Design RandomNumberGenerator, start of the top module:
module RandomNumberGenerator(clk, rst, load, key_x, seed_r, seed_g, seed_b, Rout, Gout, Bout, Key_ready);
    input wire clk;
    input wire rst;
    input wire load;                  
    input wire [15:0] key_x;          
    input wire [15:0] seed_r;         
    input wire [15:0] seed_g;
    input wire [15:0] seed_b;
    output reg [7:0] Rout;
    output reg [7:0] Gout;
    output reg [7:0] Bout;
    output reg Key_ready;
    wire Rout_bit;
    wire Gout_bit;
    wire Bout_bit;
    reg[15:0] Rlfsr;
    reg[15:0] Glfsr;
    reg[15:0] Blfsr;
    reg [2:0] bit_count;
    wire Rfeedback_lfsr;
    wire Gfeedback_lfsr;
    wire Bfeedback_lfsr;
    wire Rout_lfsr;
    wire Gout_lfsr;
    wire Bout_lfsr;
    reg signed [15:0] x; 
    reg signed [31:0] x_square; 
    reg signed [31:0] x_mult;  
    reg signed [15:0] x_next;
    wire out_chaotic;
    assign Rfeedback_lfsr = Rlfsr[15] ^ Rlfsr[13] ^ Rlfsr[12] ^ Rlfsr[10]; 
    assign Gfeedback_lfsr = Glfsr[15] ^ Glfsr[13] ^ Glfsr[12] ^ Glfsr[10]; 
    assign Bfeedback_lfsr = Blfsr[15] ^ Blfsr[13] ^ Blfsr[12] ^ Blfsr[10]; 
    assign Rout_lfsr = Rlfsr[15];
    assign Gout_lfsr = Glfsr[15];
    assign Bout_lfsr = Blfsr[15];
    assign out_chaotic = x_next[15];
    assign Rout_bit = Rout_lfsr ^ out_chaotic;
    assign Gout_bit = Gout_lfsr ^ out_chaotic;
    assign Bout_bit = Bout_lfsr ^ out_chaotic;
    always @(posedge clk or posedge rst) begin
        if (rst) begin
            Rlfsr <= 16'b0000000000000001;
  ...
Size: about 140 flip-flops, about 92 I/O pins.
clock: 5.03 ns
lec_check: 0
cap_margin: 20
core_margin: 2
core_utilization: 58
slew_margin: 20
run.sh (not shown) runs the stock make flow with config.mk's settings and CLKGATE_MAP_FILE=.
The starting point completed, yet does not pass: setup timing.
Change:
Settings changed: ABC_AREA from default to 1, CORE_UTILIZATION 58 to 71, PLACE_DENSITY from default to 0.37, SETUP_SLACK_MARGIN from default to -0.36, TNS_END_PERCENT from default to 5.
The changed run reached the layout checks and failed them: setup timing.
Utilization rose by 14 points.
Non-clock buffer count falls by 10.
Via count grows by 47%.
Clock skew came out lower by 0.0051 ns.
Global-route usage went up by 12 points.
Change:
Settings changed: ABC_AREA 1 to default, CORE_ASPECT_RATIO from default to 0.5, CORE_UTILIZATION 71 to 68, PLACE_DENSITY 0.37 to default, SETUP_SLACK_MARGIN -0.36 to default.
Clock period 5.03 ns to 10.0 ns, I/O delays scaled along.
What happened: With this change the flow ran to the end with no violations; design area drops by 17%; hold slack stays flat; synthesized cell count goes down by 28%; critical path depth drops by 6; routed wire length fell by 47%.
Change:
Settings changed: ABC_AREA from default to 1, CORE_ASPECT_RATIO 0.5 to default, CORE_UTILIZATION 68 to 40, GPL_TIMING_DRIVEN from default to 0, HOLD_SLACK_MARGIN from default to 0.27, TNS_END_PERCENT 5 to default.
Outcome: The new run produced a clean layout; setup slack improves by 0.41 ns; cell area rose by 9.0%; maximum frequency came out higher by about 6%; cell count increases by 44%; via count went up by 26%; synthesized area rises by 7.3%; die size is higher by about 80%; worst hold slack degrades by 0.0066 ns; register-to-register slack improved by 0.41 ns; flip-flop count is unchanged.
Change:
Settings changed: ABC_AREA 1 to default, CTS_CLUSTER_SIZE from default to 79, GPL_TIMING_DRIVEN 0 to default, HOLD_SLACK_MARGIN 0.27 to default, TNS_END_PERCENT from default to 5.
The new run finished with timing, DRC and antenna clean.
Count of clock-buffer cells in the layout does not change.
Wire length came out lower by about a fifth.
Design area came out lower by a little under a tenth.
Change:
Settings changed: ABC_AREA from default to 1, CORE_ASPECT_RATIO from default to 0.5, CTS_CLUSTER_DIAMETER from default to 362, CTS_CLUSTER_SIZE 79 to 99, HOLD_SLACK_MARGIN from default to -0.09, PLACE_DENSITY_LB_ADDON from default to 0.28, TNS_END_PERCENT 5 to 20.
After rerunning:
- The changed run completed with no timing, DRC or antenna violations
- wire length climbs by 14%
- die area grows by 7.5%
- sequential share of layout area fell by 1.4 points
- clock skew is about the same
- utilization fell by 0.11 points


The RTL this note starts from:
==> flow/design.v <==
module RandomNumberGenerator(clk, rst, load, key_x, seed_r, seed_g, seed_b, Rout, Gout, Bout, Key_ready);
    input wire clk;
    input wire rst;
    input wire load;                  
    input wire [15:0] key_x;          
    input wire [15:0] seed_r;         
    input wire [15:0] seed_g;
    input wire [15:0] seed_b;
    output reg [7:0] Rout;
    output reg [7:0] Gout;
    output reg [7:0] Bout;
    output reg Key_ready;
    wire Rout_bit;
    wire Gout_bit;
    wire Bout_bit;
    reg[15:0] Rlfsr;
    reg[15:0] Glfsr;
    reg[15:0] Blfsr;
    reg [2:0] bit_count;
    wire Rfeedback_lfsr;
    wire Gfeedback_lfsr;
    wire Bfeedback_lfsr;
    wire Rout_lfsr;
    wire Gout_lfsr;
    wire Bout_lfsr;
    reg signed [15:0] x; 
    reg signed [31:0] x_square; 
    reg signed [31:0] x_mult;  
    reg signed [15:0] x_next;
    wire out_chaotic;
    assign Rfeedback_lfsr = Rlfsr[15] ^ Rlfsr[13] ^ Rlfsr[12] ^ Rlfsr[10]; 
    assign Gfeedback_lfsr = Glfsr[15] ^ Glfsr[13] ^ Glfsr[12] ^ Glfsr[10]; 
    assign Bfeedback_lfsr = Blfsr[15] ^ Blfsr[13] ^ Blfsr[12] ^ Blfsr[10]; 
    assign Rout_lfsr = Rlfsr[15];
    assign Gout_lfsr = Glfsr[15];
    assign Bout_lfsr = Blfsr[15];
    assign out_chaotic = x_next[15];
    assign Rout_bit = Rout_lfsr ^ out_chaotic;
    assign Gout_bit = Gout_lfsr ^ out_chaotic;
    assign Bout_bit = Bout_lfsr ^ out_chaotic;
    always @(posedge clk or posedge rst) begin
        if (rst) begin
            Rlfsr <= 16'b0000000000000001;
            Glfsr <= 16'b0000000000000010;
            Blfsr <= 16'b0000000000000011;
            x <= 16'sh7EF0;                          
            Rout <= 8'b0;
            Gout <= 8'b0;
            Bout <= 8'b0;
            Key_ready <= 0;
            bit_count <=0;
            x_square <= 0;
            x_next <= 0;
            x_mult <= 0;
        end
        else if (load) begin
            Rlfsr <= seed_r;
            Glfsr <= seed_g;
            Blfsr <= seed_b;
            x <= key_x;
            Rout <= 8'b0;
            Gout <= 8'b0;
            Bout <= 8'b0;
            Key_ready <= 0;
            bit_count <=0;
            x_square <= 0;
            x_next <= 0;
            x_mult <= 0;
        end
        else begin
            Rlfsr <= {Rlfsr[14:0], Rfeedback_lfsr};
            Glfsr <= {Glfsr[14:0], Gfeedback_lfsr};
            Blfsr <= {Blfsr[14:0], Bfeedback_lfsr};
            Rout <= {Rout[6:0], Rout_bit};
            Gout <= {Gout[6:0], Gout_bit};
            Bout <= {Bout[6:0], Bout_bit};
            if (bit_count == 3'd7) begin
                Key_ready <= 1;   
                bit_count <= 0;
            end 
            else begin
                Key_ready <= 0;
                bit_count <= bit_count + 1;
            end
            x_square <= x * x;                        
            x_mult <= x_square <<< 1;                 
            x_next <= 16'sh7FFF - x_mult[30:15];      
            x <= x_next;
        end
    end
endmodule
export LEC_CHECK = 0
export ABC_AREA = 1
export CAP_MARGIN = 20
export CELL_PAD_IN_SITES_DETAIL_PLACEMENT = 0
export CELL_PAD_IN_SITES_GLOBAL_PLACEMENT = 0
export CORE_ASPECT_RATIO = 0.92
export CORE_MARGIN = 2
export CORE_UTILIZATION = 72
export CTS_CLUSTER_SIZE = 81
export GPL_ROUTABILITY_DRIVEN = 1
export GPL_TIMING_DRIVEN = 1
export MAX_ROUTING_LAYER = met5
export MIN_ROUTING_LAYER = met1
export PLACE_DENSITY = 0.78
export SLEW_MARGIN = 20
export TNS_END_PERCENT = 100
create_clock -name core_clock -period 5.7 [get_ports {clk}]
The first run finished but failed the layout checks on setup timing.
Change:
- CORE_ASPECT_RATIO: 0.92 -> 0.91
- CTS_CLUSTER_SIZE: 81 -> unset
- clock period: 5.7 -> 5.42 ns (I/O delays scaled with it)
What happened:
- The new run completed, yet does not pass: setup timing
- utilization increases by 4.6 points
- design area rises by 5.8%
- flip-flop count does not change
- setup slack gets worse by 0.48 ns
- global-route usage goes up by 3.6 points
- non-clock buffer count went up by 56
Change:
- ABC_AREA: 1 -> unset
- CELL_PAD_IN_SITES_DETAIL_PLACEMENT: 0 -> unset
- CELL_PAD_IN_SITES_GLOBAL_PLACEMENT: 0 -> unset
- CORE_ASPECT_RATIO: 0.91 -> unset
- GPL_ROUTABILITY_DRIVEN: 1 -> unset
- GPL_TIMING_DRIVEN: 1 -> unset
- MAX_ROUTING_LAYER: met5 -> unset
- MIN_ROUTING_LAYER: met1 -> unset
- PLACE_DENSITY: 0.78 -> 0.8
- TNS_END_PERCENT: 100 -> unset
- clock period: 5.42 -> 5.94 ns (I/O delays scaled with it)
The new run completed, yet does not pass: setup timing.
Design area decreases by 10%.
Synthesized area decreases by 6.8%.
Cell count decreases by 24%.
Critical path depth decreases by 3.
Change:
- ABC_AREA: unset -> 1
- CORE_UTILIZATION: 72 -> 71
- PLACE_DENSITY: 0.8 -> unset
- PLACE_DENSITY_LB_ADDON: unset -> 0.2
- clock period: 5.94 -> 5.28 ns (I/O delays scaled with it)
What happened: The new run reached the layout checks and failed them: setup timing. Synthesized cell count climbs by well over a third. Setup slack got worse by 1.8 ns. Cell count went up by a quarter to a third. Global-route usage goes up by 15 points. Flip-flop count is unchanged. Utilization increases by 3.5 points. Routed wire length climbs by well over a third. Via count is higher by well over a third.


// RandomNumberGenerator: RTL as listed in full above, without the edits since
clock: 6.76 ns
lec_check: 0
cap_margin: 20
core_margin: 2
core_utilization: 64
slew_margin: 20
The first run ran to the end with no violations.
==> next run, changes <==
Settings changed: ABC_AREA set to 1, CORE_UTILIZATION 64 to 72, HOLD_SLACK_MARGIN set to -0.09, PLACE_DENSITY set to 0.42.
Clock period 6.76 ns to 5.46 ns, I/O delays scaled along.
=>
- With this change the flow finished with setup timing left
- flip-flop count is unchanged
- non-clock buffer count came out higher by 144
- cell count came out higher by about 37%
- worst hold slack is about the same


== v6 ==
RTL: the design.v shown in full above, as it stands there.
export LEC_CHECK = 0
export ABC_AREA = 1
export CAP_MARGIN = 0
export CORE_MARGIN = 2
export CORE_UTILIZATION = 23
export CTS_CLUSTER_SIZE = 40
export GPL_ROUTABILITY_DRIVEN = 0
export GPL_TIMING_DRIVEN = 0
export HOLD_SLACK_MARGIN = 0.2
export SLEW_MARGIN = 10
export TNS_END_PERCENT = 5
create_clock -name core_clock -period 10.0 [get_ports {clk}]
v6 closes out successfully: all stages finished, all timing, DRC and antenna checks passed.
The following lists how v7 was set up differently from v6:
# v6
export LEC_CHECK = 0
export ABC_AREA = 1
export CAP_MARGIN = 0
export CORE_MARGIN = 2
export CORE_UTILIZATION = 23
export CTS_CLUSTER_SIZE = 40
export GPL_ROUTABILITY_DRIVEN = 0
export GPL_TIMING_DRIVEN = 0
export HOLD_SLACK_MARGIN = 0.2
export SLEW_MARGIN = 10
export TNS_END_PERCENT = 5
create_clock -name core_clock -period 10.0 [get_ports {clk}]
# v7
export LEC_CHECK = 0
export ABC_AREA = 1
export CAP_MARGIN = 20
export CORE_ASPECT_RATIO = 1.95
export CORE_MARGIN = 2
export CORE_UTILIZATION = 40
export CTS_CLUSTER_DIAMETER = 362
export CTS_CLUSTER_SIZE = 99
export HOLD_SLACK_MARGIN = -0.09
export SLEW_MARGIN = 20
export TNS_END_PERCENT = 20
create_clock -name core_clock -period 10.0 [get_ports {clk}]
Findings:
- Per the final summary, v7 finished and its layout is clean on timing, DRC and antenna.
- v7 against v6: ratio of final minimum period to clock period shows a reduction of 4.8 points; final routed wirelength across all metal layers moved up; fmax grew by 11 MHz; utilization +19 points.
- As far as synthesized cell area goes, v6 and v7 are indistinguishable; the numbers are identical.
- v6 reports its end of the critical path as x_square[28]$_DFF_PP0_ while v7 reports x_square[25]$_DFF_PP0_.
- Total number of vias: v7 vs v6 up 240
- When the final numbers for v7 and v6 were put side by side, the final critical delay including setup and external delays turned out to be greater in v6.


the baseline:
Starts from the design.v that is shown in full above.
export LEC_CHECK = 0
export CAP_MARGIN = 20
export CORE_MARGIN = 2
export CORE_UTILIZATION = 72
export CTS_CLUSTER_DIAMETER = 228
export CTS_CLUSTER_SIZE = 74
export PLACE_DENSITY_LB_ADDON = 0.0
export SETUP_SLACK_MARGIN = 0.81
export SLEW_MARGIN = 20
export TNS_END_PERCENT = 75
create_clock -name core_clock -period 8.75 [get_ports {clk}]
The baseline | stages: all done | timing, DRC, antenna: all pass
Setup changes, the baseline to the candidate
Settings: PLACE_DENSITY_LB_ADDON removed (was 0.0); CTS_CLUSTER_SIZE changed from 74 to 99; CTS_CLUSTER_DIAMETER removed (was 228); SETUP_SLACK_MARGIN changed from 0.81 to -0.1; ABC_AREA newly set to 1; TNS_END_PERCENT removed (was 75); the clock period (ns, I/O delays scaled along) changed from 8.75 to 5.69.
Findings:
As of the candidate, post-route met1 wirelength had risen by more than a quarter compared to the baseline. Relative to the baseline, combined global-route utilization of all metal layers has gone up in the candidate. Although it ran to completion, the candidate produced a layout that fails the final checks because of setup timing. The flow did not stop early for the baseline: all stages ran, and the layout cleared the timing, DRC and antenna checks. On layout multi-input combinational cell count: the candidate sits above the baseline. Total wirelength of the detailed-routed design: the candidate vs the baseline up about 25%. Relative to the baseline, the area of the mapped netlist of the candidate is higher by 960 sq um. The baseline → the candidate: synthesis area per yosys climbed about 7%, count of library flops with an enable pin barely changed.


Starts from the design.v that is shown in full above.
make LEC_CHECK=0 ABC_AREA=1 CAP_MARGIN=20 CORE_MARGIN=2 CORE_UTILIZATION=70 CTS_CLUSTER_DIAMETER=201 CTS_CLUSTER_SIZE=36 HOLD_SLACK_MARGIN=-0.08 SLEW_MARGIN=20 finish   # period 5.87 ns
The starting point produced a clean layout.
Edit:
Settings changed: ABC_AREA 1 to unset, CORE_UTILIZATION 70 to 66, CTS_CLUSTER_DIAMETER 201 to unset, CTS_CLUSTER_SIZE 36 to unset, HOLD_SLACK_MARGIN -0.08 to unset.
Clock period 5.87 ns to 6.91 ns, I/O delays scaled along.
The changed run finished clean.
Routed wire length falls by 22%.
Worst setup slack is better by 450 ps.
Hold slack hardly moves.
Edit:
Settings changed: CORE_UTILIZATION 66 to 40.
Clock period 6.91 ns to 10.0 ns, I/O delays scaled along.
Routed wire length climbs by 1.7%.
Sequential cell count stays the same.
Final cell count grows by about 10%.
First-iteration DRC count rises by 48%.
Fmax falls by about 7%.
Via count fell by about 3%.
Edit:
Settings changed: ABC_AREA set to 1, CORE_ASPECT_RATIO set to 0.5, CORE_UTILIZATION 40 to 72, CTS_CLUSTER_DIAMETER set to 362, CTS_CLUSTER_SIZE set to 99, HOLD_SLACK_MARGIN set to 0.28, PLACE_DENSITY_LB_ADDON set to 0.28, TNS_END_PERCENT set to 20.
- count of clock-buffer cells in the layout goes down by 1
- via count rises by well over a third
- worst hold slack barely changes
- die size fell by well over a third
- design area went up by a few percent


// RandomNumberGenerator: RTL as listed in full above, without the edits since
clock: 10.0 ns
lec_check: 0
cap_margin: 20
core_aspect_ratio: 0.5
core_margin: 8
core_utilization: 58
setup_slack_margin: 1.62
slew_margin: 20
tns_end_percent: 5
The starting point ran to the end with no violations.
==> next run, changes <==
- ABC_AREA: not set -> 1
- CAP_MARGIN: 20 -> 0
- CORE_ASPECT_RATIO: 0.5 -> not set
- CORE_MARGIN: 8 -> 2
- CORE_UTILIZATION: 58 -> 23
- CTS_CLUSTER_SIZE: not set -> 79
- GPL_ROUTABILITY_DRIVEN: not set -> 0
- HOLD_SLACK_MARGIN: not set -> 0.2
- SETUP_SLACK_MARGIN: 1.62 -> not set
- SLEW_MARGIN: 20 -> 10
=> Cell area grows by 10%. Die size grows by 130%. Setup slack gets better by 0.95 ns. Worst hold slack gets worse by 0.0050 ns. Synthesized cell count grows by 38%. Count of clock-buffer cells in the layout grows by 3. Sequential share of layout area shrinks by 2.2 points. Routed wire length grows by 15%.
==> next run, changes <==
- ABC_AREA: 1 -> not set
- CAP_MARGIN: 0 -> 20
- CORE_ASPECT_RATIO: not set -> 0.5
- CORE_UTILIZATION: 23 -> 68
- CTS_CLUSTER_DIAMETER: not set -> 218
- CTS_CLUSTER_SIZE: 79 -> 98
- GPL_ROUTABILITY_DRIVEN: 0 -> not set
- HOLD_SLACK_MARGIN: 0.2 -> not set
- PLACE_DENSITY_LB_ADDON: not set -> 0.3
- SLEW_MARGIN: 10 -> 20
The changed run passed the timing, DRC and antenna checks.
Critical path depth goes down by 3.
Final area went down by 10%.
Non-clock buffer count is unchanged.
Global-route usage is higher by 20 points.
Final cell count went down by 38%.
Fmax falls by 14%.
Count of clock-buffer cells in the layout is lower by 3.
Worst setup slack gets worse by 1.0 ns.
==> next run, changes <==
- CAP_MARGIN: 20 -> 0
- CORE_MARGIN: 2 -> 8
- CORE_UTILIZATION: 68 -> 58
- CTS_CLUSTER_DIAMETER: 218 -> 221
- CTS_CLUSTER_SIZE: 98 -> 99
- PLACE_DENSITY: not set -> 0.46
- PLACE_DENSITY_LB_ADDON: 0.3 -> not set
- SETUP_SLACK_MARGIN: not set -> -0.99
=> The changed run completed without violations; critical path depth stays the same; worst setup slack improves by 0.045 ns; clock-buffer cell count is unchanged; clock skew increases by 0.0083 ns; routed wire length went down by 5.4%; core utilization goes down by 11 points.
